### design/flow/run.sh
#!/bin/bash
# the make line also repeats each setting of config.mk as NAME=value (left out here)
make -C /OpenROAD-flow-scripts/flow DESIGN_CONFIG=/design/flow/config.mk WORK_HOME=/design/flow/orfs CLKGATE_MAP_FILE= finish
### design/flow/config.mk
export PLATFORM = sky130hd
export DESIGN_NAME = mac_demo
export DESIGN_NICKNAME = mac_demo
export VERILOG_FILES = /design/flow/design.v
export SDC_FILE = /design/flow/constraint.sdc
export NUM_CORES = 4
export LEC_CHECK = 0
export ABC_AREA = 1
export CAP_MARGIN = 20
export CORE_MARGIN = 2
export CORE_UTILIZATION = 68
export CTS_CLUSTER_SIZE = 95
export PLACE_DENSITY = 0.36
export SLEW_MARGIN = 20
export TNS_END_PERCENT = 10
### design/flow/constraint.sdc
create_clock -name core_clock -period 4.91 [get_ports {clk}]
set_input_delay 0.9820 -clock core_clock [delete_from_list [all_inputs] [get_ports {clk}]]
set_output_delay 0.9820 -clock core_clock [all_outputs]
set_load 0.01 [all_outputs]
### design/flow/design.v
module multiplier  #(parameter width = 16)
   ( input    signed  [width-1 : 0] multiplicand,
     input    signed  [width-1 : 0] multiplier,   
     output   signed  [2 * width - 1 : 0] product
   ) ;
   assign  product = multiplicand * multiplier ;
endmodule
module  adder  #(parameter width = 32)  
		( input   signed [width-1 : 0] a ,
		  input   signed [width-1 : 0] b , 
		  output  signed [width-1 : 0] sum
		) ;
    assign   sum = a + b ;
endmodule
module accumulator #(parameter width = 32) 
	(input    clk,
     	 input    ena,
         input    reset,
         input	  signed [width - 1 : 0] acc_in,
   	 output   reg signed [width - 1 : 0] acc_out
	) ;
   always @(posedge clk) begin
      if (reset)  acc_out <= 0 ;
      else if (ena) acc_out <= acc_in ;
   end
endmodule
module mac_demo(input    clk, 
           input    reset, 
           input    ena,
   	   input    signed [16-1 : 0] k,
           input    signed [16-1 : 0] x,   
           output   signed [2 * 16 - 1 : 0] acc_out
          ) ;
           wire     signed [2 * 16 - 1 : 0] p ;
           wire     signed [2 * 16 - 1 : 0] acc_in ;
   multiplier  #(.width(16)) mult_0(.multiplicand(k),
                                          .multiplier(x),
                       			  .product(p)
                			  ) ;
   adder     #(.width(2*16)) add_0(.a(p),
                			 .b(acc_out),
                			 .sum(acc_in)
               				) ;
   accumulator  #(.width(2*16))  acc_0(.clk(clk),
                   			     .reset(reset),
                   			     .ena(ena),
                   			     .acc_in(acc_in),
                   			     .acc_out(acc_out)
                   			) ;
endmodule
==> summary.txt, run 1 <==
run results: Slew @ Worst Pin 0.576 ns, status complete, but fails checks, worst hold path class reg2reg, worst path required time 5.10 ns, final hold slack 0.538 ns, Synth Register Bits 32, GRT Residual Overflow 0, die width 142 um, worst r2r src acc_0.acc_out[15], CP bufs+invs 7, Data arrival, critical path 7.18 ns, WL final 58700 um, PortBufs 66, CP max stage cell fa_1, # DRC 0, FP Rows 50, Synth area leaders fa_1, inv_1, nand2_1, DP HPWL 29900 um, final setup fails 24, Layout Nets 2353, MUX area fraction 0, Root Driver clkbuf_16, count of library flops with an enable pin 0, WL per Instance 27.0 um, Setup TNS -39.91 ns, layout check faults setup timing, fin. max-slew vios 0, Max Cap Viol 0, Worst Setup EP acc_0.acc_out[30], Die Y 142 um, clk sinks 32, Reg2Reg Depth 20, max incr delay on CP 0.85 ns, core area 18600 sq um, io pins 67, routed vias/inst 6.40, Setup crit start k[11], Starting Density 0.690, ys async rst share 0, TritonCTS buffer count 5, Synth Seq Share 0.0498, antenna viol nets, final 0, CP Launch Type input pin, Synth Net Count 2113, # fillers 782, Ys Warns 1, R2R Setup Slk -0.11 ns, Adder Share, Synth 0.550, largest net degree at the start of global routing 48, Post-synth top cells inv_1, nand2_1, fa_1, ha_1, nor2_1, AO/OA Area Share 0.0384, Hold Vio Cnt, Final 0, Hold Crit Depth 2, Late-Pin Clk Latency 0.29 ns, cycle use final 1.42, vias in the first global route 13869, Avg Synthesized Cell Area 7.62 sq um, clk slew on worst S/H paths 0.06 ns, Worst Hold Path EP acc_0.acc_out[0], area leader, netlist fa_1, main flop type dfxtp_1, Area leader share 0.455, Final Critical Period 6.99 ns, Mapped Area 12900 sq um, simple share 0.175, top cell family by delay on the critical path adder cells, Setup CP Type in2reg, XORs/XNORs by Area 0.00885, post-layout util 0.900, drt initial violations 2690, Longest Clk Path Bufs 2, cell count listed in synth_stat.txt 1688, Hold Crit Start acc_0.acc_out[0], capture point of the worst reg-to-reg path acc_0.acc_out[19], CP endpoint kind flip-flop, Worst Skew 0.00667 ns, synthesized instance count 1688, initial antenna violation count 5, crit-path cells clkbuf_2, buf_6, buf_4, nand2_1, fa_1, fa_1, inv_2, fa_2, inv_2, fa_1, fa_2, fa_1, inv_2, ha_4, a21oi_4, o21ai_2, a21oi_2, nor2_1, nor2_1, nand2_1, nand2_1, nand3_1, nand2_1, inv_1, Main logic family adder cells, global-route wire length before repair 73600 um, router iterations before antenna repair 22, CTS tree done, final setup margin -2.08 ns, total number of vias 13884, Synth cell types 34, H-tree depth 2, Layout area overhead 30.5%, gr usage total 0.490, slew margin rel. 0.616, WP depth 24, most common cell in the synthesized netlist inv_1, die area 20000 sq um, crit-path max FO 5, fmax 0.143 GHz, RSZ-0062 raised after global routing true, area reported by Yosys stat 12900 sq um, OpenROAD warning count 31, gpl congestion 0.965
metal layers:
layer,part of all wire,vias up,track usage
met3,0.19,750,0.202
met5,0.0069,-,0
met4,0.12,14,0.336
met1,0.29,6337,0.564
met2,0.39,1528,0.749
li1,-,5255,-
area by class of cell:
type                       count  area, sq um  area share
multi-input combinational   1049        10800       0.641
timing repair buffer         301         2900       0.173
inverter                     539         2040       0.121
sequential                    32          641      0.0382
tap                          234          293      0.0174
clock buffer                   5          125     0.00745
antenna                        7         17.5     0.00104
clock inverter                 2         12.5    0.000745
through the flow:
stage | instance area, sq um | setup WS [ns] | cells
final | 16800 | -2.08 | 2169
after global routing | 16800 | -2.03 | 2164
after CTS | 16400 | -1.02 | 2148
after detailed placement | 15000 | -1.93 | 2077
after global placement | 15000 | -1.84 | 2077
after floorplan | 13000 | -1.04 | 1688
what timing repair did:
action	in CTS	in global routing
gates cloned	8	2
endpoints found under the setup margin	26	27
pin swaps	62	58
gates resized	219	134
buffers inserted	56	12
hold buffers	0	0
==> run 2, diff against run 1 <==
Settings changed: ABC_AREA 1 to not set, CORE_UTILIZATION 68 to 69, CTS_CLUSTER_DIAMETER set to 377, CTS_CLUSTER_SIZE 95 to 28, MAX_ROUTING_LAYER set to met4, PLACE_DENSITY 0.36 to not set, TNS_END_PERCENT 10 to not set.
Clock period 4.91 ns to 3.7 ns, I/O delays scaled along.
==> run 2 against run 1 <==
- still fails the layout checks on setup timing
- die size shrank 7.5%
- critical path type unchanged
- first-iteration DRC count down 69%
- register-to-register slack worse by 1.7 ns
- highest routed layer is now met4
==> summary.txt, run 2 <==
run results: capture point of the worst reg-to-reg path acc_0.acc_out[28], Main logic family adder cells, initial antenna violation count 1, slew margin rel. 0.603, CP Launch Type input pin, MUX area fraction 0.00759, met1 usage 0.451, Reg2Reg Depth 18, Die Y 136 um, Starting Density 0.701, Register Area 641 sq um, worst path required time 3.85 ns, Setup crit start k[2], worst hold path class reg2reg, Data arrival, critical path 6.72 ns, Max Cap Viol 0, gpl congestion 0.923, CP max stage cell fa_1, # fillers 682, Setup CP Type in2reg, CP bufs+invs 7, Avg Synthesized Cell Area 9.22 sq um, OpenROAD warning count 31, synthesized instance count 1305, # DRC 0, crit-path max FO 12, total number of vias 10808, Adder Share, Synth 0.588, Synth area leaders fa_1, inv_1, ha_1, cell count listed in synth_stat.txt 1305, die width 136 um, layout check faults setup timing, cycle use final 1.77, GRT met3 Usage 0.102, WP depth 23, fmax 0.152 GHz, Layout area overhead 30.3%, core area 17200 sq um, RSZ-0062 raised after global routing true, routed vias/inst 6.01, ys async rst share 0, GRT Residual Overflow 0, final instance area 15700 sq um, gr usage total 0.440, Post-synth top cells inv_1, fa_1, nand2_1, and2_1, ha_1, Longest Clk Path Bufs 2, WL final 40900 um, CP endpoint kind flip-flop, worst r2r src acc_0.acc_out[15], top cell family by delay on the critical path adder cells, main flop type dfxtp_1, Layout Nets 1995, global-route wire length before repair 59100 um, Late-Pin Clk Latency 0.29 ns, io pins 67, TritonCTS buffer count 5, antenna viol nets, final 0, AO/OA Area Share 0.0643, # hold bufs at CTS 0, Area after DPL 14600 sq um, die area 18500 sq um, area reported by Yosys stat 12000 sq um, vias in the first global route 11862, count of library flops with an enable pin 0, clk sinks 32, clk slew on worst S/H paths 0.06 ns, most used cell, CP fa_1, Root Driver clkbuf_16, Ys Warns 1, WL per Instance 22.8 um, Top Usage Layer GRT met2, crit-path cells buf_2, buf_6, nand2_1, fa_1, inv_1, fa_1, inv_1, fa_1, inv_1, fa_2, fa_1, inv_1, fa_1, inv_2, ha_4, a211o_1, a2111oi_4, o31ai_2, a311oi_2, o21ai_2, o31ai_2, xor2_1, o21ai_1, max incr delay on CP 0.48 ns, FP Rows 48, final setup fails 28, Worst Hold Path EP acc_0.acc_out[25], H-tree depth 2, XORs/XNORs by Area 0.0233, DP HPWL 27800 um, Slew @ Worst Pin 0.594 ns, final setup margin -2.86 ns, most common cell in the synthesized netlist inv_1, Synth Net Count 1730, Hold Crit Depth 3, router iterations before antenna repair 6, grt met2 use 0.764, PortBufs 66, CTS tree done, Area leader share 0.486, Logic area 10800 sq um, status complete, but fails checks, Synth Register Bits 32, fin. max-slew vios 0, Synth Seq Share 0.0532, Hold Vio Cnt, Final 0, Mapped Area 12000 sq um, R2R Setup Slk -1.80 ns, simple share 0.145, Worst Skew 0.00513 ns, Worst Setup EP acc_0.acc_out[28], drt initial violations 845, Synth cell types 59, largest net degree at the start of global routing 31, Hold Crit Start acc_0.acc_out[25], area leader, netlist fa_1, Final Critical Period 6.56 ns
run 2: metal layers:
layer	routed length (um)	part of all wire	up-vias
met5	0	0	-
met2	20800	0.51	743
met1	13000	0.32	5363
met4	3700	0.090	0
li1	-	-	4382
met3	3490	0.085	320
run 2: per-stage QoR:
step	worst slack [ns]	setup TNS, ns	hold slack [ns]	std cells	util
floorplan	-2.45	-43.26	0.493	1305	-
global placement	-3.15	-69.22	0.563	1751	0.851
detailed placement	-3.33	-71.78	0.579	1751	0.851
CTS	-2.62	-52.32	0.592	1782	0.889
global route	-3.00	-60.84	0.628	1797	0.913
finish	-2.86	-57.91	0.608	1797	0.913
run 2: repair_timing:
action / CTS / global route
gates resized: 246 / 92
pin swaps: 98 / 84
setup endpoints to repair: 29 / 28
setup buffers: 22 / 18
gates cloned: 1 / 0
run 2: final cells by class:
| type | count | area share |
|---|---|---|
| multi-input cells | 890 | 0.686 |
| repair buffers | 300 | 0.162 |
| inverters | 341 | 0.0821 |
| flip-flops and latches | 32 | 0.0409 |
| well taps | 225 | 0.0180 |
| clock buffers | 6 | 0.00822 |
| clock inverters | 2 | 0.00223 |
| diodes | 1 | 0.000160 |
==> run 3, diff against run 2 <==
Settings changed: ABC_AREA set to 1, CAP_MARGIN 20 to 35, CELL_PAD_IN_SITES_GLOBAL_PLACEMENT set to 0, CORE_UTILIZATION 69 to 43, CTS_CLUSTER_DIAMETER 377 to not set, CTS_CLUSTER_SIZE 28 to not set, MAX_ROUTING_LAYER met4 to not set, PLACE_DENSITY_LB_ADDON set to 0.19, SETUP_SLACK_MARGIN set to 0.06.
Clock period 3.7 ns to 10.6 ns, I/O delays scaled along.
==> run 3 against run 2 <==
- the run now finishes clean
- worst setup slack better by 5.2 ns
- synthesized cell count grew 29%
- worst hold slack worse by 0.068 ns
- non-clock buffer count down 226
- clock-buffer cell count decreased by 1
- sequential share of layout area grew 0.50 points
- critical path type unchanged
- largest cell class unchanged
- highest routed layer unchanged
==> summary.txt, run 3 <==
run results: status timing/DRC/antenna clean, worst path required time 10.79 ns, CP bufs+invs 8, Slew @ Worst Pin 0.903 ns, RSZ-0062 raised after global routing false, Setup crit start k[15], Synth area leaders fa_1, inv_1, nand2_1, Data arrival, critical path 8.48 ns, crit-path cells clkdlybuf4s50_1, nand2_1, inv_1, fa_1, inv_1, fa_1, inv_1, fa_1, fa_1, inv_1, fa_1, fa_1, inv_1, ha_1, inv_1, nor3_1, nand2_1, nand3b_1, nand3_1, nand3_1, nand2_1, inv_1, core area 29600 sq um, cell count listed in synth_stat.txt 1688, Mapped Area 12900 sq um, Synth cell types 34, fmax 0.121 GHz, Post-CTS Resized 0, CP endpoint kind flip-flop, Synth Register Bits 32, OpenROAD warning count 26, clk sinks 32, area leader, netlist fa_1, most common cell in the synthesized netlist inv_1, fin. max-slew vios 0, Synth Net Count 2113, Ys Warns 1, count of library flops with an enable pin 0, Worst Setup EP acc_0.acc_out[30], io pins 67, DP HPWL 28700 um, TritonCTS buffer count 5, vias in the first global route 10518, Synth Seq Share 0.0498, Setup CP Type in2reg, Hold Vio Cnt, Final 0, antenna viol nets, final 0, largest net degree at the start of global routing 48, capture point of the worst reg-to-reg path acc_0.acc_out[30], FP Rows 63, Reg2Reg Depth 20, Ant. Diodes 0, router iterations before antenna repair 6, Layout area overhead 8.70%, main flop type dfxtp_1, simple share 0.175, most used cell, CP inv_1, XORs/XNORs by Area 0.00885, CTS tree done, Starting Density 0.435, Main logic family adder cells, Setup TNS 0 ns, Avg Synthesized Cell Area 7.62 sq um, gr usage total 0.226, crit-path max FO 16, Layout Nets 2126, final setup margin 2.31 ns, synthesized instance count 1688, Post-Layout Cell Count 2092, post-layout util 0.473, die area 31300 sq um, Max Cap Viol 0, H-tree depth 2, area reported by Yosys stat 12900 sq um, cycle use final 0.782, Late-Pin Clk Latency 0.29 ns, Adder Share, Synth 0.550, # hold bufs at CTS 0, worst hold path class reg2reg, AO/OA Area Share 0.0384, WL per Instance 15.7 um, WP depth 22, worst r2r src acc_0.acc_out[15], CP Launch Type input pin, die width 177 um, CP max stage cell clkdlybuf4s50_1, Final Critical Period 8.29 ns, # DRC 0, Area leader share 0.455, routed vias/inst 4.79, GRT Residual Overflow 0, R2R Setup Slk 5.69 ns, drt initial violations 545, initial antenna violation count 0, slew margin rel. 0.396, Longest Clk Path Bufs 2, postcts setup bufs 0, # fillers 2981, pre-CTS setup slack 1.94 ns, Worst Hold Path EP acc_0.acc_out[0], Worst Skew 0.00793 ns, final setup fails 0, Post-synth top cells inv_1, nand2_1, fa_1, ha_1, nor2_1, Die Y 177 um, gpl congestion 0.924, PortBufs 66, Hold Crit Depth 2, max incr delay on CP 0.76 ns, Placed Instances 2083, final hold slack 0.540 ns, clk slew on worst S/H paths 0.06 ns, MUX area fraction 0, total number of vias 10012, WL final 32900 um, top cell family by delay on the critical path adder cells, Root Driver clkbuf_16, global-route wire length before repair 55600 um, ys async rst share 0, Hold Crit Start acc_0.acc_out[0]
[run 3: cell type report]
class / count / area [sq um] / area share
multi-input cells: 1049 / 9930 / 0.710
inverters: 539 / 2020 / 0.145
clock inverters: 3 / 42.5 / 0.00304
clock buffers: 5 / 125 / 0.00895
well taps: 390 / 488 / 0.0349
flip-flops and latches: 32 / 641 / 0.0458
repair buffers: 74 / 728 / 0.0521
[run 3: stage by stage]
stage | area (sq um)
6_report | 14000
5_1_grt | 14000
4_1_cts | 14000
3_5_place_dp | 13800
3_3_place_gp | 13800
2_1_floorplan | 12900
[run 3: layer usage]
layer | share of wire | vias to the layer above | GRT usage
met5 | 0 | - | 0
met4 | 0.0085 | 0 | 0.0210
met3 | 0.034 | 28 | 0.0163
met2 | 0.46 | 200 | 0.366
met1 | 0.50 | 5003 | 0.344
li1 | - | 4781 | -
==> run 4, diff against run 3 <==
Settings changed: ABC_AREA 1 to not set, CAP_MARGIN 35 to 20, CELL_PAD_IN_SITES_GLOBAL_PLACEMENT 0 to not set, CORE_ASPECT_RATIO set to 0.54, CORE_UTILIZATION 43 to 65, CTS_CLUSTER_SIZE set to 67, GPL_ROUTABILITY_DRIVEN set to 1, GPL_TIMING_DRIVEN set to 1, MAX_ROUTING_LAYER set to met4, PLACE_DENSITY_LB_ADDON 0.19 to 0.22, SETUP_SLACK_MARGIN 0.06 to -0.19, SLEW_MARGIN 20 to 35, TNS_END_PERCENT set to 60.
Clock period 10.6 ns to 6.16 ns, I/O delays scaled along.
==> run 4 against run 3 <==
- the layout now fails its checks (setup timing)
- sequential cell count stayed put
- sequential share of layout area is 0.36 points lower
- register-to-register slack got worse by 5.0 ns
- largest cell class unchanged
- highest routed layer unchanged
==> summary.txt, run 4 <==
run results: status complete, but fails checks, layout check faults setup timing, MUX area fraction 0.00759, Post-synth top cells inv_1, fa_1, nand2_1, and2_1, ha_1, Post-Layout Cell Count 1783, fmax 0.147 GHz, worst hold path class reg2reg, slew margin rel. 0.476, vias in the first global route 10844, Area after DPL 14300 sq um, Synth area leaders fa_1, inv_1, ha_1, top cell family by delay on the critical path adder cells, gr usage total 0.409, Final Critical Period 6.82 ns, count of library flops with an enable pin 0, Synth Seq Share 0.0532, Starting Density 0.666, Setup crit start x[4], clk slew on worst S/H paths 0.06 ns, initial antenna violation count 0, Longest Clk Path Bufs 2, # fillers 932, WL final 38200 um, CP max stage cell fa_1, Logic area 10500 sq um, simple share 0.145, AO/OA Area Share 0.0643, CP bufs+invs 8, R2R Setup Slk 0.68 ns, GRT Residual Overflow 0, Avg Synthesized Cell Area 9.22 sq um, cycle use final 1.11, Ant. Diodes 0, Ys Warns 1, Layout area overhead 26.1%, PortBufs 66, Hold Vio Cnt, Final 0, Main logic family adder cells, FP Rows 36, Hold Crit Start acc_0.acc_out[28], WL per Instance 21.4 um, global-route wire length before repair 59000 um, # DRC 0, Data arrival, critical path 6.99 ns, CTS tree done, fin. max-slew vios 0, ys async rst share 0, Area leader share 0.486, clk sinks 32, capture point of the worst reg-to-reg path acc_0.acc_out[30], final setup fails 18, Late-Pin Clk Latency 0.29 ns, Setup CP Type in2reg, TritonCTS buffer count 5, CP Launch Type input pin, Setup TNS -6.29 ns, core area 18100 sq um, # hold bufs at CTS 0, RSZ-0062 raised after global routing true, Placed Instances 1756, Hold Crit Depth 2, area leader, netlist fa_1, die area 19700 sq um, worst path required time 6.32 ns, Synth Register Bits 32, final setup margin -0.663 ns, Register Area 641 sq um, crit-path cells buf_12, buf_8, and2_4, fa_1, inv_2, fa_2, fa_2, fa_1, inv_1, fa_1, inv_2, fa_1, inv_2, ha_4, o211ai_1, and3_4, a41oi_4, buf_6, a311oi_2, o21ai_2, buf_4, nand4_1, a21oi_2, o22ai_1, Adder Share, Synth 0.588, crit-path max FO 6, Layout Nets 1960, routed vias/inst 5.76, H-tree depth 2, XORs/XNORs by Area 0.0233, main flop type dfxtp_1, Root Driver clkbuf_16, Die Y 104 um, DP HPWL 30100 um, max incr delay on CP 0.56 ns, router iterations before antenna repair 5, CP endpoint kind flip-flop, area reported by Yosys stat 12000 sq um, most common cell in the synthesized netlist inv_1, Worst Hold Path EP acc_0.acc_out[28], OpenROAD warning count 30, Synth Net Count 1730, Worst Setup EP acc_0.acc_out[30], gpl congestion 0.964, largest net degree at the start of global routing 35, io pins 67, cell count listed in synth_stat.txt 1305, die width 189 um, worst r2r src acc_0.acc_out[15], total number of vias 10263, Reg2Reg Depth 19, most used cell, CP fa_1, Mapped Area 12000 sq um, WP depth 24, antenna viol nets, final 0, Synth cell types 59, drt initial violations 1005, Max Cap Viol 0, Slew @ Worst Pin 0.785 ns, synthesized instance count 1305, final instance area 15200 sq um, Worst Skew 0.00814 ns
==> run 4: timing repair <==
action / CTS / global route
endpoints found under the hold margin: 0 / 0
setup endpoints to repair: 21 / 18
resized: 259 / 84
pin swaps: 103 / 67
setup buffers: 22 / 4
==> run 4: area by class of cell <==
| type | count | share of cell area |
|---|---|---|
| Timing Repair Buffer | 265 | 0.152 |
| Tap cell | 247 | 0.0204 |
| Clock buffer | 5 | 0.00825 |
| Multi-Input combinational cell | 890 | 0.691 |
| Inverter | 341 | 0.0845 |
| Sequential cell | 32 | 0.0422 |
| Clock inverter | 3 | 0.00157 |
==> run 4: metal layers <==
layer | vias to the layer above | routed length, um | part of all wire | track usage
li1 | 4313 | - | - | -
met1 | 5023 | 15200 | 0.40 | 0.585
met2 | 790 | 15900 | 0.42 | 0.550
met3 | 137 | 5800 | 0.15 | 0.149
met4 | 0 | 1330 | 0.035 | 0.106
met5 | - | 0 | 0 | -
==> run 4: stage by stage <==
step | setup slack, ns | utilization | hold slack [ns]
after floorplan | -0.482 | - | 0.493
after global placement | -1.26 | 0.793 | 0.481
after detailed placement | -1.33 | 0.793 | 0.500
after CTS | -0.496 | 0.823 | 0.494
after global routing | -0.763 | 0.840 | 0.533
final | -0.663 | 0.840 | 0.525
==> run 5, diff against run 4 <==
Settings changed: CELL_PAD_IN_SITES_DETAIL_PLACEMENT set to 2, CORE_ASPECT_RATIO 0.54 to 0.73, CORE_MARGIN 2 to 9, CORE_UTILIZATION 65 to 50, CTS_CLUSTER_SIZE 67 to 15, GPL_ROUTABILITY_DRIVEN 1 to 0, GPL_TIMING_DRIVEN 1 to 0, HOLD_SLACK_MARGIN set to 0.17, MIN_ROUTING_LAYER set to met2, SLEW_MARGIN 35 to 40.
Clock period 6.16 ns to 9.01 ns, I/O delays scaled along.
==> run 5 against run 4 <==
- the run now fails in detailed placement (3_5_place_dp)
- die size is 53% higher
- area after synthesis unchanged
- synthesized cell count unchanged
==> summary.txt, run 5 <==
yosys + openroad results -> core area 23700 sq um, FP Rows 48, Synth Net Count 1730, Error [ERROR DPL-0033] detailed placement checks failed during check placement., status did not finish, Starting Density 0.509, most common cell in the synthesized netlist inv_1, XORs/XNORs by Area 0.0233, Synth Register Bits 32, Post-synth top cells inv_1, fa_1, nand2_1, and2_1, ha_1, main flop type dfxtp_1, simple share 0.145, area reported by Yosys stat 12000 sq um, io pins 67, Avg Synthesized Cell Area 9.22 sq um, Failed at detailed placement (3_5_place_dp), Synth cell types 59, AO/OA Area Share 0.0643, Die Y 151 um, die width 200 um, count of library flops with an enable pin 0, Mapped Area 12000 sq um, PortBufs 66, Synth area leaders fa_1, inv_1, ha_1, ys async rst share 0, Area leader share 0.486, cell count listed in synth_stat.txt 1305, area leader, netlist fa_1, Ys Warns 1, Synth Seq Share 0.0532, die area 30000 sq um, Main logic family adder cells, synthesized instance count 1305, Adder Share, Synth 0.588, MUX area fraction 0.00759
==> run 5: metrics by stage <==
stage | setup WS (ns) | hold WS [ns] | instance area, sq um | cells
floorplan | 1.52 | 0.493 | 12000 | 1305
global placement | 0.114 | 0.469 | 13100 | 1696
==> run 6, diff against run 5 <==
Settings changed: CELL_PAD_IN_SITES_DETAIL_PLACEMENT 2 to not set, CORE_ASPECT_RATIO 0.73 to not set, CORE_MARGIN 9 to 2, CORE_UTILIZATION 50 to 67, CTS_CLUSTER_SIZE 15 to 95, GPL_ROUTABILITY_DRIVEN 0 to not set, GPL_TIMING_DRIVEN 0 to not set, HOLD_SLACK_MARGIN 0.17 to not set, MAX_ROUTING_LAYER met4 to not set, MIN_ROUTING_LAYER met2 to not set, PLACE_DENSITY_LB_ADDON 0.22 to not set, SETUP_SLACK_MARGIN -0.19 to not set, SLEW_MARGIN 40 to 20, TNS_END_PERCENT 60 to not set.
Clock period 9.01 ns to 8.79 ns, I/O delays scaled along.
==> run 6 against run 5 <==
- now clean on timing, DRC and antenna
- area after synthesis did not move
- die size shrank 37%
- synthesized cell count unchanged
==> summary.txt, run 6 <==
run results: Synth Net Count 1730, pre-CTS setup slack 0.415 ns, R2R Setup Slk 3.35 ns, max incr delay on CP 0.72 ns, WL per Instance 17.7 um, crit-path cells clkdlybuf4s50_1, and2_1, fa_1, inv_1, fa_1, inv_1, fa_1, fa_1, fa_1, inv_1, fa_1, inv_1, ha_1, a21o_1, a21oi_1, o21bai_1, a41o_1, nand4_1, a21oi_1, or3_1, a311oi_1, CP Launch Type input pin, slew margin rel. 0.457, CTS tree done, Synth Seq Share 0.0532, antenna viol nets, final 0, Placed Instances 1589, WL final 28300 um, top cell family by delay on the critical path adder cells, final instance area 13200 sq um, Worst Setup EP acc_0.acc_out[31], AO/OA Area Share 0.0643, worst r2r src acc_0.acc_out[15], WP depth 21, area reported by Yosys stat 12000 sq um, global-route wire length before repair 48000 um, postcts setup bufs 0, area leader, netlist fa_1, cell count listed in synth_stat.txt 1305, PortBufs 66, Ant. Diodes 0, ys async rst share 0, clk sinks 32, Hold Crit Depth 2, CP endpoint kind flip-flop, total number of vias 8791, router iterations before antenna repair 5, Hold Crit Start acc_0.acc_out[15], FP Rows 49, RSZ-0062 raised after global routing false, gpl congestion 0.916, crit-path max FO 10, cycle use final 0.924, Final Critical Period 8.12 ns, Main logic family adder cells, Post-CTS Resized 0, Post-Layout Cell Count 1597, Layout Nets 1792, most common cell in the synthesized netlist inv_1, Root Driver clkbuf_16, largest net degree at the start of global routing 35, Area after DPL 13100 sq um, grt met2 use 0.578, TritonCTS buffer count 5, Mapped Area 12000 sq um, Die Y 138 um, Post-synth top cells inv_1, fa_1, nand2_1, and2_1, ha_1, count of library flops with an enable pin 0, OpenROAD warning count 28, main flop type dfxtp_1, worst hold path class reg2reg, Area leader share 0.486, Max Cap Viol 0, simple share 0.145, GRT Residual Overflow 0, Top Usage Layer GRT met2, Synth cell types 59, # DRC 0, Worst Skew 0.00652 ns, Setup CP Type in2reg, GRT met3 Usage 0.0353, status timing/DRC/antenna clean, DP HPWL 24800 um, post-layout util 0.743, Ys Warns 1, Slew @ Worst Pin 0.812 ns, capture point of the worst reg-to-reg path acc_0.acc_out[28], Reg2Reg Depth 18, Avg Synthesized Cell Area 9.22 sq um, CP bufs+invs 5, clk slew on worst S/H paths 0.05 ns, Worst Hold Path EP acc_0.acc_out[15], Starting Density 0.677, Layout area overhead 9.71%, core area 17800 sq um, vias in the first global route 9598, final setup margin 0.670 ns, gr usage total 0.319, initial antenna violation count 0, XORs/XNORs by Area 0.0233, synthesized instance count 1305, H-tree depth 2, Setup TNS 0 ns, drt initial violations 444, io pins 67, # hold bufs at CTS 0, routed vias/inst 5.50, MUX area fraction 0.00759, die width 138 um, final setup fails 0, fin. max-slew vios 0, met1 usage 0.395, Setup crit start x[3], worst path required time 8.99 ns, Adder Share, Synth 0.588, most used cell, CP fa_1, Synth area leaders fa_1, inv_1, ha_1, Late-Pin Clk Latency 0.29 ns, Data arrival, critical path 8.32 ns, Synth Register Bits 32, CP max stage cell fa_1, Longest Clk Path Bufs 2, Hold Vio Cnt, Final 0, die area 19000 sq um, fmax 0.123 GHz
-- run 6: layout make-up --
cell class,count,area [sq um]
clock buffer,8,146
multi-input combinational,890,9960
inverter,341,1280
fill,1349,4580
tap,229,287
timing repair buffer,97,893
sequential,32,641
-- run 6: per-stage QoR --
stage	hold slack, ns
detailed placement	0.475
finish	0.482
global route	0.503
floorplan	0.493
global placement	0.468
CTS	0.484
-- run 6: per-layer routing --
layer | share of wire | routed length [um]
met2 | 0.54 | 15400
met4 | 0.042 | 1200
met3 | 0.038 | 1070
met1 | 0.38 | 10700
met5 | 0 | 0
==> run 7, diff against run 6 <==
Settings changed: CORE_UTILIZATION 67 to 72, CTS_CLUSTER_DIAMETER set to 235, CTS_CLUSTER_SIZE 95 to 79, HOLD_SLACK_MARGIN set to -0.1, PLACE_DENSITY set to 0.35, TNS_END_PERCENT set to 40.
Clock period 8.79 ns to 6.39 ns, I/O delays scaled along.
==> run 7 against run 6 <==
- critical endpoint is now acc_0.acc_out[28]
- area after synthesis unchanged
- synthesized cell count unchanged
- global-route usage up 10 points
- cell count grew 10%
- now fails the layout checks on setup timing
==> summary.txt, run 7 <==
run results: status complete, but fails checks, layout check faults setup timing, routed vias/inst 6.12, Root Driver clkbuf_16, Main logic family adder cells, worst path required time 6.55 ns, GRT Residual Overflow 0, CP Launch Type input pin, Worst Setup EP acc_0.acc_out[28], WL final 40100 um, most used cell, CP fa_1, Slew @ Worst Pin 0.696 ns, Synth Net Count 1730, # fillers 644, Avg Synthesized Cell Area 9.22 sq um, Reg2Reg Depth 18, synthesized instance count 1305, final setup margin -0.659 ns, # DRC 0, main flop type dfxtp_1, Data arrival, critical path 7.21 ns, Final Critical Period 7.05 ns, largest net degree at the start of global routing 35, Synth area leaders fa_1, inv_1, ha_1, Synth cell types 59, WP depth 20, # hold bufs at CTS 0, antenna viol nets, final 0, CP max stage cell fa_1, Worst Skew 0.00559 ns, Area after DPL 14200 sq um, Worst Hold Path EP acc_0.acc_out[4], Post-Layout Cell Count 1756, Synth Register Bits 32, total number of vias 10753, initial antenna violation count 3, CTS tree done, gr usage total 0.421, Mapped Area 12000 sq um, MUX area fraction 0.00759, simple share 0.145, RSZ-0062 raised after global routing true, Layout Nets 1958, vias in the first global route 11516, WL per Instance 22.8 um, CP bufs+invs 4, cycle use final 1.10, pre-CTS setup slack -1.24 ns, TritonCTS buffer count 5, XORs/XNORs by Area 0.0233, H-tree depth 2, Setup crit start k[0], die area 17800 sq um, Longest Clk Path Bufs 2, Layout area overhead 25.5%, die width 133 um, Post-synth top cells inv_1, fa_1, nand2_1, and2_1, ha_1, cell count listed in synth_stat.txt 1305, DP HPWL 26600 um, Hold Crit Start acc_0.acc_out[4], fin. max-slew vios 0, Max Cap Viol 0, clk sinks 32, crit-path max FO 3, fmax 0.142 GHz, Hold Crit Depth 2, capture point of the worst reg-to-reg path acc_0.acc_out[28], final setup fails 18, Die Y 133 um, worst r2r src acc_0.acc_out[15], max incr delay on CP 0.57 ns, worst hold path class reg2reg, Placed Instances 1717, top cell family by delay on the critical path adder cells, Adder Share, Synth 0.588, Starting Density 0.731, slew margin rel. 0.535, Hold Vio Cnt, Final 0, AO/OA Area Share 0.0643, area leader, netlist fa_1, area reported by Yosys stat 12000 sq um, io pins 67, post-layout util 0.917, Late-Pin Clk Latency 0.29 ns, OpenROAD warning count 32, CP endpoint kind flip-flop, R2R Setup Slk 0.87 ns, core area 16500 sq um, Ys Warns 1, ys async rst share 0, Area leader share 0.486, gpl congestion 0.908, Setup CP Type in2reg, Synth Seq Share 0.0532, count of library flops with an enable pin 0, crit-path cells clkdlybuf4s15_2, nand2b_4, fa_1, fa_1, inv_1, fa_1, fa_2, fa_1, inv_1, fa_1, inv_2, ha_4, a211o_1, a2111oi_4, o31ai_4, a311oi_4, o21ai_2, o31ai_2, xor2_1, o21ai_1, final instance area 15100 sq um, most common cell in the synthesized netlist inv_1, FP Rows 47, PortBufs 66, router iterations before antenna repair 5, clk slew on worst S/H paths 0.06 ns, drt initial violations 886, global-route wire length before repair 57300 um
==> run 7: through the flow <==
stage,hold WS (ns),TNS [ns]
2_1_floorplan,0.493,-0.787
3_3_place_gp,0.477,-14.99
3_5_place_dp,0.489,-16.22
4_1_cts,0.498,-4.47
5_1_grt,0.552,-9.60
6_report,0.517,-7.20
==> run 7: final cells by class <==
class / count / area, sq um / area share
clock inverters: 3 / 42.5 / 0.00282
diodes: 2 / 5.00 / 0.000331
inverters: 341 / 1280 / 0.0851
well taps: 220 / 275 / 0.0182
multi-input cells: 890 / 10500 / 0.696
repair buffers: 263 / 2220 / 0.147
clock buffers: 5 / 125 / 0.00828
flip-flops and latches: 32 / 641 / 0.0424
==> run 7: what timing repair did <==
item	in CTS	in global routing
endpoints found under the setup margin	20	18
gates resized	172	132
buffers inserted	22	9
pin swaps	86	106
gates cloned	1	0
==> run 7: layer usage <==
metal | global-route usage | part of all wire
met2 | 0.732 | 0.49
met5 | 0 | 0.0012
met3 | 0.0879 | 0.097
met1 | 0.476 | 0.31
met4 | 0.261 | 0.10
==> run 8, diff against run 7 <==
Settings changed: CORE_ASPECT_RATIO set to 1.01, CTS_CLUSTER_DIAMETER 235 to 216, CTS_CLUSTER_SIZE 79 to 80, GPL_ROUTABILITY_DRIVEN set to 0, GPL_TIMING_DRIVEN set to 1, HOLD_SLACK_MARGIN -0.1 to not set, MAX_ROUTING_LAYER set to met4, SETUP_SLACK_MARGIN set to -0.19, SLEW_MARGIN 20 to 35, TNS_END_PERCENT 40 to 50.
Clock period 6.39 ns to 6.1 ns, I/O delays scaled along.
==> run 8 against run 7 <==
- the layout still fails its checks (setup timing)
- via count shrank 4.8%
- register-to-register slack worse by 0.24 ns
- area after synthesis unchanged
==> summary.txt, run 8 <==
run results: status complete, but fails checks, layout check faults setup timing, crit-path max FO 7, CP max stage cell fa_1, simple share 0.145, drt initial violations 742, Worst Setup EP acc_0.acc_out[28], Mapped Area 12000 sq um, main flop type dfxtp_1, initial antenna violation count 0, # DRC 0, Worst Hold Path EP acc_0.acc_out[29], CP endpoint kind flip-flop, router iterations before antenna repair 5, Register Area 641 sq um, antenna viol nets, final 0, WL final 36000 um, DP HPWL 26600 um, H-tree depth 2, cell count listed in synth_stat.txt 1305, Final Critical Period 6.76 ns, Synth area leaders fa_1, inv_1, ha_1, most common cell in the synthesized netlist inv_1, FP Rows 47, routed vias/inst 5.87, worst r2r src acc_0.acc_out[15], Die Y 134 um, Area leader share 0.486, io pins 67, global-route wire length before repair 54700 um, max incr delay on CP 0.57 ns, CP bufs+invs 6, Root Driver clkbuf_16, Hold Vio Cnt, Final 0, gr usage total 0.411, Layout area overhead 23.1%, clk slew on worst S/H paths 0.06 ns, Synth Net Count 1730, top cell family by delay on the critical path adder cells, OpenROAD warning count 31, Setup TNS -8.05 ns, Late-Pin Clk Latency 0.29 ns, Hold Crit Depth 2, most used cell, CP fa_1, Setup CP Type in2reg, TritonCTS buffer count 5, synthesized instance count 1305, Layout Nets 1947, R2R Setup Slk 0.63 ns, Longest Clk Path Bufs 2, MUX area fraction 0.00759, Starting Density 0.733, Reg2Reg Depth 18, Hold Crit Start acc_0.acc_out[29], # fillers 724, Worst Skew 0.00723 ns, AO/OA Area Share 0.0643, Ant. Diodes 0, die area 17800 sq um, Logic area 10400 sq um, clk sinks 32, Synth Seq Share 0.0532, core area 16400 sq um, Adder Share, Synth 0.588, capture point of the worst reg-to-reg path acc_0.acc_out[28], # hold bufs at CTS 0, final setup fails 18, RSZ-0062 raised after global routing true, area leader, netlist fa_1, Avg Synthesized Cell Area 9.22 sq um, Synth cell types 59, vias in the first global route 11229, worst hold path class reg2reg, cycle use final 1.11, Slew @ Worst Pin 0.664 ns, fmax 0.148 GHz, Setup crit start x[7], largest net degree at the start of global routing 35, PortBufs 66, Ys Warns 1, area reported by Yosys stat 12000 sq um, count of library flops with an enable pin 0, Main logic family adder cells, XORs/XNORs by Area 0.0233, Max Cap Viol 0, GRT Residual Overflow 0, Synth Register Bits 32, CTS tree done, Data arrival, critical path 6.93 ns, WL per Instance 20.6 um, fin. max-slew vios 0, pre-CTS setup slack -1.42 ns, crit-path cells buf_4, nand2_2, fa_1, inv_1, fa_1, inv_1, fa_1, inv_1, fa_2, fa_1, inv_1, fa_1, inv_2, ha_4, a211o_1, a2111oi_4, o31ai_2, a311oi_2, o21ai_2, o31ai_2, xor2_1, o21ai_1, total number of vias 10235, die width 133 um, slew margin rel. 0.557, final setup margin -0.661 ns, WP depth 22, Post-synth top cells inv_1, fa_1, nand2_1, and2_1, ha_1, ys async rst share 0, worst path required time 6.27 ns, CP Launch Type input pin
-- run 8: layout make-up --
cell class	count	share of cell area
flip-flops and latches	32	0.0433
well taps	220	0.0186
inverters	341	0.0866
clock buffers	5	0.00845
repair buffers	252	0.141
clock inverters	3	0.00127
multi-input cells	890	0.701
-- run 8: metrics by stage --
step                      utilization  cells  cell area, sq um  hold slack (ns)
after floorplan                     -   1305             12200            0.493
after global placement          0.865   1714             14200            0.468
after detailed placement        0.865   1714             14200            0.491
after CTS                       0.892   1738             14600            0.499
after global routing            0.903   1743             14800            0.532
final                           0.903   1743             14800            0.522
-- run 8: what timing repair did --
item | in CTS | in global routing
endpoints found under the setup margin | 21 | 18
hold endpoints to repair | 0 | 0
resized | 184 | 76
pin swaps | 84 | 58
cloned | 0 | 0
setup buffers | 21 | 7
-- run 8: metal layers --
metal	vias to the layer above	track usage	share of wire
met4	0	0.204	0.079
met2	614	0.730	0.52
li1	4301	-	-
met1	5066	0.455	0.33
met5	-	-	0
met3	254	0.0593	0.069
==> run 9, diff against run 8 <==
Settings changed: CAP_MARGIN 20 to 0, CORE_ASPECT_RATIO 1.01 to 1.07, CORE_UTILIZATION 72 to 68, CTS_CLUSTER_DIAMETER 216 to 361, CTS_CLUSTER_SIZE 80 to not set, PLACE_DENSITY 0.35 to not set, SETUP_SLACK_MARGIN -0.19 to -0.46, TNS_END_PERCENT 50 to not set.
Clock period 6.1 ns to 4.81 ns, I/O delays scaled along.
==> run 9 against run 8 <==
- non-clock buffer count is 28 higher
- synthesized cell count stayed put
- global-route usage is 3.0 points lower
- worst setup slack worse by 1.0 ns
- utilization is 0.95 points lower
- critical path depth is 2 higher
- sequential share of layout area is 0.20 points lower
- still fails the layout checks on setup timing
- sequential cell count stayed put
- clock skew is 0.0041 ns lower
- worst hold slack worse by 0.021 ns
==> summary.txt, run 9 <==
run results: worst path required time 4.97 ns, CP max stage cell fa_1, PortBufs 66, Max Cap Viol 0, Slew @ Worst Pin 0.726 ns, initial antenna violation count 0, # DRC 0, TritonCTS buffer count 5, largest net degree at the start of global routing 32, main flop type dfxtp_1, cycle use final 1.35, Area leader share 0.486, top cell family by delay on the critical path adder cells, Final Critical Period 6.47 ns, Late-Pin Clk Latency 0.28 ns, slew margin rel. 0.515, Hold Crit Start acc_0.acc_out[25], Die Y 142 um, simple share 0.145, Synth cell types 59, CP Launch Type input pin, Worst Setup EP acc_0.acc_out[28], Setup CP Type in2reg, io pins 67, clk sinks 32, most used cell, CP fa_1, router iterations before antenna repair 6, Main logic family adder cells, Hold Crit Depth 2, Setup TNS -29.76 ns, Synth Register Bits 32, CP endpoint kind flip-flop, gr usage total 0.381, count of library flops with an enable pin 0, OpenROAD warning count 31, Ant. Diodes 0, Synth Seq Share 0.0532, worst hold path class reg2reg, total number of vias 10253, DP HPWL 26900 um, layout check faults setup timing, Layout area overhead 29.1%, Post-synth top cells inv_1, fa_1, nand2_1, and2_1, ha_1, WL per Instance 19.9 um, GRT Residual Overflow 0, most common cell in the synthesized netlist inv_1, clk slew on worst S/H paths 0.06 ns, RSZ-0062 raised after global routing true, pre-CTS setup slack -2.34 ns, core area 17400 sq um, AO/OA Area Share 0.0643, global-route wire length before repair 53600 um, Layout Nets 1975, WL final 35500 um, area leader, netlist fa_1, worst r2r src acc_0.acc_out[15], Ys Warns 1, R2R Setup Slk -0.54 ns, synthesized instance count 1305, Placed Instances 1747, Setup crit start k[5], FP Rows 50, CP bufs+invs 8, capture point of the worst reg-to-reg path acc_0.acc_out[28], Synth area leaders fa_1, inv_1, ha_1, final setup margin -1.66 ns, H-tree depth 2, crit-path cells buf_8, buf_6, buf_6, and2_4, fa_2, inv_2, fa_2, fa_1, fa_1, inv_2, fa_1, inv_1, fa_1, inv_2, ha_4, o211ai_1, and3_1, a41oi_4, buf_6, a311oi_2, o21ai_2, o31ai_2, xor2_1, o21ai_1, drt initial violations 573, fmax 0.154 GHz, CTS tree done, Avg Synthesized Cell Area 9.22 sq um, Starting Density 0.692, final setup fails 25, Mapped Area 12000 sq um, Longest Clk Path Bufs 2, ys async rst share 0, post-layout util 0.893, Worst Skew 0.00314 ns, die width 133 um, Worst Hold Path EP acc_0.acc_out[25], fin. max-slew vios 0, die area 18800 sq um, MUX area fraction 0.00759, # hold bufs at CTS 0, Root Driver clkbuf_16, status complete, but fails checks, Reg2Reg Depth 18, crit-path max FO 6, Post-Layout Cell Count 1785, routed vias/inst 5.74, WP depth 24, Hold Vio Cnt, Final 0, antenna viol nets, final 0, Data arrival, critical path 6.63 ns, Adder Share, Synth 0.588, area reported by Yosys stat 12000 sq um, Synth Net Count 1730, # fillers 820, cell count listed in synth_stat.txt 1305, max incr delay on CP 0.56 ns, vias in the first global route 11205, XORs/XNORs by Area 0.0233
-- run 9: what timing repair did --
action                                 in CTS  in global routing
buffers inserted                           29                 15
pin swaps                                 102                 87
setup endpoints to repair                  25                 24
endpoints found under the hold margin       0                  0
resized                                   246                118
-- run 9: metrics by stage --
stage                     instance area (sq um)  hold slack (ns)
after floorplan                           12400            0.493
after global placement                    14400            0.491
after detailed placement                  14400            0.492
after CTS                                 15100            0.504
after global routing                      15500            0.531
final                                     15500            0.501
-- run 9: cell type report --
class / count / area (sq um) / area share
multi-input combinational: 890 / 10700 / 0.690
timing repair buffer: 280 / 2420 / 0.156
inverter: 341 / 1280 / 0.0826
sequential: 32 / 641 / 0.0412
tap: 234 / 293 / 0.0188
clock buffer: 7 / 153 / 0.00983
clock inverter: 1 / 30.0 / 0.00193
-- run 9: per-layer routing --
metal	part of all wire	GRT usage	vias up
li1	-	-	4344
met1	0.34	0.406	5204
met2	0.54	0.698	489
met3	0.050	0.0464	216
met4	0.074	0.196	0
met5	0	-	-
==> run 10, diff against run 9 <==
Settings changed: ABC_AREA set to 1, CAP_MARGIN 0 to 15, CELL_PAD_IN_SITES_DETAIL_PLACEMENT set to 1, CELL_PAD_IN_SITES_GLOBAL_PLACEMENT set to 2, CORE_ASPECT_RATIO 1.07 to 0.86, CORE_UTILIZATION 68 to 40, CTS_CLUSTER_DIAMETER 361 to 289, CTS_CLUSTER_SIZE set to 31, GPL_ROUTABILITY_DRIVEN 0 to not set, GPL_TIMING_DRIVEN 1 to not set, MAX_ROUTING_LAYER met4 to met5, PLACE_DENSITY_LB_ADDON set to 0.1, SETUP_SLACK_MARGIN -0.46 to 1.95, SLEW_MARGIN 35 to 20.
Clock period 4.81 ns to 7.0 ns, I/O delays scaled along.
==> run 10 against run 9 <==
- the run now finishes clean
- clock skew rose by 0.0082 ns
- final area rose by 16%
- die size rose by 79%
- critical path type unchanged
- critical endpoint is now acc_0.acc_out[22]
==> summary.txt, run 10 <==
run results: status timing/DRC/antenna clean, capture point of the worst reg-to-reg path acc_0.acc_out[30], DP HPWL 35000 um, worst path required time 7.18 ns, AO/OA Area Share 0.0384, fmax 0.157 GHz, router iterations before antenna repair 5, Synth Net Count 2113, slew margin rel. 0.609, cycle use final 0.912, core area 31500 sq um, Hold Crit Depth 2, # DRC 0, top cell family by delay on the critical path adder cells, global-route wire length before repair 74000 um, CTS tree done, Adder Share, Synth 0.550, CP bufs+invs 12, CP max stage cell fa_1, Slew @ Worst Pin 0.587 ns, most common cell in the synthesized netlist inv_1, Ys Warns 1, TritonCTS buffer count 5, FP Rows 60, count of library flops with an enable pin 0, total number of vias 11486, WP depth 27, Main logic family adder cells, initial antenna violation count 0, clk sinks 32, io pins 67, H-tree depth 2, die width 197 um, Register Area 641 sq um, Post-synth top cells inv_1, nand2_1, fa_1, ha_1, nor2_1, Hold Vio Cnt, Final 0, max incr delay on CP 0.51 ns, MUX area fraction 0, Max Cap Viol 0, gpl congestion 0.848, Ant. Diodes 0, ys async rst share 0, antenna viol nets, final 0, Final Critical Period 6.39 ns, met2 WL post-DR 22600 um, Layout area overhead 40.7%, XORs/XNORs by Area 0.00885, Longest Clk Path Bufs 2, Mapped Area 12900 sq um, Synth cell types 34, routed vias/inst 4.93, final hold slack 0.557 ns, largest net degree at the start of global routing 48, CP endpoint kind flip-flop, most used cell, CP fa_1, GRT Residual Overflow 0, WL final 46900 um, Reg2Reg Depth 21, crit-path max FO 5, Avg Synthesized Cell Area 7.62 sq um, worst hold path class reg2reg, synthesized instance count 1688, main flop type dfxtp_1, RSZ-0062 raised after global routing true, OpenROAD warning count 29, Late-Pin Clk Latency 0.30 ns, R2R Setup Slk 2.44 ns, Hold Crit Start acc_0.acc_out[0], cell count listed in synth_stat.txt 1688, Starting Density 0.409, # fillers 3656, Setup crit start k[15], Root Driver clkbuf_16, CP Launch Type input pin, die area 33600 sq um, Worst Setup EP acc_0.acc_out[22], gr usage total 0.291, final instance area 18100 sq um, Synth area leaders fa_1, inv_1, nand2_1, area reported by Yosys stat 12900 sq um, Setup CP Type in2reg, metal3 WL 2200 um, worst r2r src acc_0.acc_out[15], WL per Instance 20.2 um, Worst Hold Path EP acc_0.acc_out[0], Logic area 11500 sq um, simple share 0.175, Area after DPL 15300 sq um, Synth Seq Share 0.0498, # hold bufs at CTS 0, area leader, netlist fa_1, Placed Instances 2186, fin. max-slew vios 0, Post-Layout Cell Count 2329, Layout Nets 2350, final setup fails 0, clk slew on worst S/H paths 0.07 ns, PortBufs 66, Worst Skew 0.0114 ns, Data arrival, critical path 6.57 ns, Max Used Layer met4, Die Y 170 um, Synth Register Bits 32, metal1 wirelength 20600 um, Area leader share 0.455, vias in the first global route 13280, drt initial violations 432
-- run 10: routing by layer --
| layer | up-vias | track usage |
|---|---|---|
| met5 | - | 0 |
| li1 | 5235 | - |
| met1 | 5916 | 0.387 |
| met2 | 250 | 0.491 |
| met3 | 85 | 0.0458 |
| met4 | 0 | 0.0892 |
-- run 10: through the flow --
stage | setup TNS (ns) | utilization | setup WS, ns
2_1_floorplan | 0 | - | 0.648
3_3_place_gp | -0.0936 | 0.486 | -0.0587
3_5_place_dp | -0.547 | 0.486 | -0.114
4_1_cts | 0 | 0.563 | 0.607
5_1_grt | 0 | 0.575 | 0.416
6_report | 0 | 0.575 | 0.615
-- run 10: area by class of cell --
type	count	share of cell area
clock buffers	5	0.00692
inverters	539	0.113
repair buffers	298	0.179
clock inverters	3	0.00235
well taps	403	0.0279
flip-flops and latches	32	0.0354
multi-input cells	1049	0.636
-- run 10: timing repair --
item | in CTS | in global routing
endpoints found under the hold margin | 0 | 0
pin swaps | 203 | 81
cloned | 13 | 0
buffers inserted | 104 | 18
gates resized | 424 | 82
endpoints found under the setup margin | 28 | 27
==> run 11, diff against run 10 <==
Settings changed: CAP_MARGIN 15 to 20, CELL_PAD_IN_SITES_DETAIL_PLACEMENT 1 to not set, CELL_PAD_IN_SITES_GLOBAL_PLACEMENT 2 to not set, CORE_ASPECT_RATIO 0.86 to 1.01, CORE_UTILIZATION 40 to 72, CTS_CLUSTER_DIAMETER 289 to 216, CTS_CLUSTER_SIZE 31 to 80, GPL_ROUTABILITY_DRIVEN set to 0, GPL_TIMING_DRIVEN set to 1, HOLD_SLACK_MARGIN set to 0.29, MAX_ROUTING_LAYER met5 to met4, PLACE_DENSITY set to 0.35, PLACE_DENSITY_LB_ADDON 0.1 to not set, SETUP_SLACK_MARGIN 1.95 to -0.33, SLEW_MARGIN 20 to 35, TNS_END_PERCENT set to 50.
Clock period 7.0 ns to 3.99 ns, I/O delays scaled along.
==> run 11 against run 10 <==
- die size fell by 44%
- synthesized cell count did not move
- the run now fails in global routing (5_1_grt)
- area after synthesis did not move
==> summary.txt, run 11 <==
yosys + openroad results -> DP HPWL 31800 um, Synth Register Bits 32, Area leader share 0.455, ys async rst share 0, Synth cell types 34, Error [ERROR DPL-0038] Utilization greater than 100%, impossible to legalize, area reported by Yosys stat 12900 sq um, io pins 67, H-tree depth 2, XORs/XNORs by Area 0.00885, PortBufs 66, count of library flops with an enable pin 0, Synth Net Count 2113, Ys Warns 1, area leader, netlist fa_1, Die Y 138 um, Placed Instances 2100, Failed at global routing (5_1_grt), FP Rows 49, main flop type dfxtp_1, Avg Synthesized Cell Area 7.62 sq um, clk sinks 32, Synth area leaders fa_1, inv_1, nand2_1, Adder Share, Synth 0.550, die width 137 um, MUX area fraction 0, Main logic family adder cells, simple share 0.175, Starting Density 0.728, # hold bufs at CTS 0, Root Driver clkbuf_16, cell count listed in synth_stat.txt 1688, synthesized instance count 1688, AO/OA Area Share 0.0384, Post-synth top cells inv_1, nand2_1, fa_1, ha_1, nor2_1, Mapped Area 12900 sq um, core area 17700 sq um, most common cell in the synthesized netlist inv_1, TritonCTS buffer count 5, die area 18900 sq um, Longest Clk Path Bufs 2, status did not finish, Synth Seq Share 0.0498
## run 11: stage by stage
step                worst slack, ns  hold slack (ns)   util  setup TNS (ns)  instance area (sq um)
floorplan                     -1.76            0.542      -          -34.05                  13600
global placement              -2.40            0.515  0.880          -58.95                  15500
detailed placement            -2.55            0.548  0.880          -62.44                  15500
CTS                           -1.69            0.564  0.951          -39.17                  16800
## run 11: repair_timing
action                                 in CTS
pin swaps                                 151
cloned                                      6
gates resized                             347
endpoints found under the hold margin       0
setup buffers                              55
setup endpoints to repair                  28
==> run 12, diff against run 11 <==
Settings changed: ABC_AREA 1 to not set, CORE_ASPECT_RATIO 1.01 to not set, CORE_UTILIZATION 72 to 67, CTS_CLUSTER_DIAMETER 216 to not set, CTS_CLUSTER_SIZE 80 to 99, GPL_ROUTABILITY_DRIVEN 0 to not set, GPL_TIMING_DRIVEN 1 to not set, HOLD_SLACK_MARGIN 0.29 to not set, MAX_ROUTING_LAYER met4 to not set, PLACE_DENSITY 0.35 to 0.37, SETUP_SLACK_MARGIN -0.33 to not set, SLEW_MARGIN 35 to 20, TNS_END_PERCENT 50 to not set.
Clock period 3.99 ns to 7.13 ns, I/O delays scaled along.
==> run 12 against run 11 <==
- the run now finishes clean
- synthesized cell count fell by 23%
- die size grew 0.56%
- area after synthesis down 6.4%
==> summary.txt, run 12 <==
run results: Starting Density 0.677, Hold Crit Depth 2, Worst Skew 0.00356 ns, top cell family by delay on the critical path adder cells, die width 138 um, WP depth 22, most common cell in the synthesized netlist inv_1, Die Y 138 um, crit-path max FO 4, Longest Clk Path Bufs 2, cell count listed in synth_stat.txt 1305, global-route wire length before repair 49900 um, Hold Vio Cnt, Final 0, DP HPWL 26100 um, CTS tree done, FP Rows 49, Avg Synthesized Cell Area 9.22 sq um, worst r2r src acc_0.acc_out[15], CP bufs+invs 8, Synth Register Bits 32, total number of vias 9415, Setup TNS 0 ns, XORs/XNORs by Area 0.0233, # fillers 1186, Synth cell types 59, largest net degree at the start of global routing 35, max incr delay on CP 0.51 ns, Area leader share 0.486, ys async rst share 0, CP Launch Type input pin, Synth Seq Share 0.0532, worst path required time 7.33 ns, initial antenna violation count 0, Layout area overhead 20.1%, clk sinks 32, H-tree depth 2, status timing/DRC/antenna clean, TritonCTS buffer count 5, Ys Warns 1, crit-path cells clkdlybuf4s15_1, buf_6, buf_4, and2_1, fa_1, inv_1, fa_2, fa_1, inv_1, fa_2, fa_1, inv_1, fa_1, inv_1, ha_1, buf_4, a2111oi_4, a21oi_2, o211ai_2, a21oi_2, or3_1, a311oi_2, Final Critical Period 6.99 ns, antenna viol nets, final 0, Data arrival, critical path 7.18 ns, Worst Hold Path EP acc_0.acc_out[15], Adder Share, Synth 0.588, Synth area leaders fa_1, inv_1, ha_1, vias in the first global route 10187, Main logic family adder cells, MUX area fraction 0.00759, CP max stage cell fa_1, Logic area 10200 sq um, Worst Setup EP acc_0.acc_out[31], Setup crit start x[5], area reported by Yosys stat 12000 sq um, gr usage total 0.331, Synth Net Count 1730, drt initial violations 506, final setup fails 0, cycle use final 0.980, gpl congestion 0.916, Mapped Area 12000 sq um, GRT Residual Overflow 0, capture point of the worst reg-to-reg path acc_0.acc_out[31], die area 19000 sq um, slew margin rel. 0.534, core area 17800 sq um, Max Cap Viol 0, simple share 0.145, count of library flops with an enable pin 0, clk slew on worst S/H paths 0.05 ns, Slew @ Worst Pin 0.699 ns, Ant. Diodes 0, Root Driver clkbuf_16, RSZ-0062 raised after global routing true, router iterations before antenna repair 5, WL final 30500 um, area leader, netlist fa_1, R2R Setup Slk 1.93 ns, OpenROAD warning count 29, routed vias/inst 5.44, worst hold path class reg2reg, # DRC 0, Hold Crit Start acc_0.acc_out[15], synthesized instance count 1305, Setup CP Type in2reg, Register Area 641 sq um, Placed Instances 1702, Post-Layout Cell Count 1731, fmax 0.143 GHz, fin. max-slew vios 0, WL per Instance 17.6 um, AO/OA Area Share 0.0643, io pins 67, Late-Pin Clk Latency 0.28 ns, Reg2Reg Depth 19, Post-synth top cells inv_1, fa_1, nand2_1, and2_1, ha_1, main flop type dfxtp_1, CP endpoint kind flip-flop, Layout Nets 1927, PortBufs 66
-- run 12: repair_timing --
item | CTS | global route
pin swaps | 34 | 46
gates resized | 76 | 57
hold buffers | 0 | 0
endpoints found under the setup margin | 12 | 10
endpoints found under the hold margin | 0 | 0
buffers inserted | 13 | 9
-- run 12: layout make-up --
cell class,count,area share
clock buffer,6,0.00892
clock inverter,1,0.000346
inverter,341,0.0886
multi-input combinational,890,0.705
timing repair buffer,232,0.133
tap,229,0.0198
sequential,32,0.0443
-- run 12: through the flow --
stage | setup slack, ns | area (sq um) | hold WS [ns] | util
5_1_grt | -0.0229 | 14500 | 0.506 | 0.813
4_1_cts | 0.00126 | 14200 | 0.498 | 0.801
2_1_floorplan | 0.0130 | 12000 | 0.493 | -
6_report | 0.142 | 14500 | 0.496 | 0.813
3_3_place_gp | -0.539 | 13900 | 0.471 | 0.783
3_5_place_dp | -0.578 | 13900 | 0.490 | 0.783
-- run 12: layer usage --
layer,share of wire,GRT usage,vias to the layer above
li1,-,-,4249
met1,0.37,0.408,4786
met2,0.54,0.590,298
met3,0.050,0.0502,82
met4,0.042,0.128,0
met5,0,0,-
==> run 13, diff against run 12 <==
Settings changed: CAP_MARGIN 20 to 30, CORE_ASPECT_RATIO set to 0.98, CORE_UTILIZATION 67 to 72, CTS_CLUSTER_DIAMETER set to 137, CTS_CLUSTER_SIZE 99 to 79, GPL_ROUTABILITY_DRIVEN set to 1, GPL_TIMING_DRIVEN set to 1, MAX_ROUTING_LAYER set to met4, PLACE_DENSITY 0.37 to not set, PLACE_DENSITY_LB_ADDON set to 0.01, SETUP_SLACK_MARGIN set to -0.38, SLEW_MARGIN 20 to 35, TNS_END_PERCENT set to 60.
Clock period 7.13 ns to 6.3 ns, I/O delays scaled along.
==> run 13 against run 12 <==
- now fails the layout checks on setup timing
- worst hold slack better by 0.014 ns
- sequential share of layout area about the same
- cell count down 0.87%
- wire length up 21%
- highest routed layer unchanged
==> summary.txt, run 13 <==
run results: status complete, but fails checks, layout check faults setup timing, WP depth 21, Starting Density 0.739, CP Launch Type input pin, OpenROAD warning count 29, most common cell in the synthesized netlist inv_1, post-layout util 0.891, capture point of the worst reg-to-reg path acc_0.acc_out[30], Longest Clk Path Bufs 2, crit-path max FO 9, H-tree depth 2, Placed Instances 1707, Setup crit start x[2], GRT Residual Overflow 0, fin. max-slew vios 0, Post-synth top cells inv_1, fa_1, nand2_1, and2_1, ha_1, Area leader share 0.486, Die Y 132 um, gpl congestion 0.919, Setup CP Type in2reg, Max Cap Viol 0, largest net degree at the start of global routing 35, Ys Warns 1, Synth cell types 59, clk sinks 32, cell count listed in synth_stat.txt 1305, die width 135 um, Layout Nets 1924, CP bufs+invs 5, Ant. Diodes 0, cycle use final 1.07, total number of vias 10328, final setup margin -0.426 ns, antenna viol nets, final 0, Synth Seq Share 0.0532, Late-Pin Clk Latency 0.29 ns, Synth Register Bits 32, worst r2r src acc_0.acc_out[15], worst path required time 6.47 ns, most used cell, CP fa_1, MUX area fraction 0.00759, count of library flops with an enable pin 0, CP max stage cell fa_1, WL per Instance 21.4 um, TritonCTS buffer count 5, Slew @ Worst Pin 0.786 ns, CP endpoint kind flip-flop, core area 16300 sq um, Avg Synthesized Cell Area 9.22 sq um, Post-Layout Cell Count 1716, final hold slack 0.511 ns, synthesized instance count 1305, slew margin rel. 0.475, Worst Hold Path EP acc_0.acc_out[4], XORs/XNORs by Area 0.0233, max incr delay on CP 0.58 ns, fmax 0.149 GHz, vias in the first global route 11254, Adder Share, Synth 0.588, # DRC 0, RSZ-0062 raised after global routing true, die area 17800 sq um, Hold Crit Start acc_0.acc_out[4], global-route wire length before repair 54700 um, io pins 67, WL final 36800 um, Root Driver clkbuf_16, Reg2Reg Depth 19, ys async rst share 0, AO/OA Area Share 0.0643, router iterations before antenna repair 5, pre-CTS setup slack -1.27 ns, final setup fails 18, crit-path cells clkbuf_4, nand2_1, fa_1, fa_1, inv_1, fa_1, fa_1, fa_1, inv_2, fa_1, inv_2, ha_4, a211o_1, a2111oi_4, o31ai_4, a311oi_2, o21ai_2, buf_4, nand4_1, o311a_1, o22ai_1, area reported by Yosys stat 12000 sq um, routed vias/inst 6.02, PortBufs 66, Synth area leaders fa_1, inv_1, ha_1, worst hold path class reg2reg, gr usage total 0.410, Final Critical Period 6.73 ns, drt initial violations 821, R2R Setup Slk 0.89 ns, CTS tree done, FP Rows 46, Worst Setup EP acc_0.acc_out[30], top cell family by delay on the critical path adder cells, Hold Vio Cnt, Final 0, clk slew on worst S/H paths 0.06 ns, Data arrival, critical path 6.89 ns, Synth Net Count 1730, Hold Crit Depth 2, Worst Skew 0.00681 ns, DP HPWL 27800 um, simple share 0.145, Mapped Area 12000 sq um, area leader, netlist fa_1, initial antenna violation count 0, main flop type dfxtp_1, Main logic family adder cells, Layout area overhead 20.6%
## run 13: routing by layer
layer / part of all wire / GRT usage / wire length (um) / vias up
met5: 0 / - / 0 / -
met4: 0.091 / 0.192 / 3360 / 0
met3: 0.088 / 0.0642 / 3250 / 311
met2: 0.50 / 0.705 / 18500 / 738
met1: 0.32 / 0.473 / 11700 / 5045
li1: - / - / - / 4234
## run 13: metrics by stage
stage	TNS, ns	cell area (sq um)
after floorplan	-2.37	12100
after global placement	-17.18	14100
after detailed placement	-19.02	14100
after CTS	-4.59	14200
after global routing	-7.63	14500
final	-4.78	14500
## run 13: final cells by class
class	instances	area (sq um)
fill	744	1780
tap	216	270
timing repair buffer	229	1850
clock buffer	5	125
sequential	32	641
clock inverter	3	42.5
multi-input combinational	890	10300
inverter	341	1280
## run 13: what timing repair did
action | CTS | global route
hold buffers | 0 | 0
pin swaps | 34 | 66
resized | 164 | 85
setup endpoints to repair | 16 | 13
buffers inserted | 7 | 7
hold endpoints to repair | 0 | 0
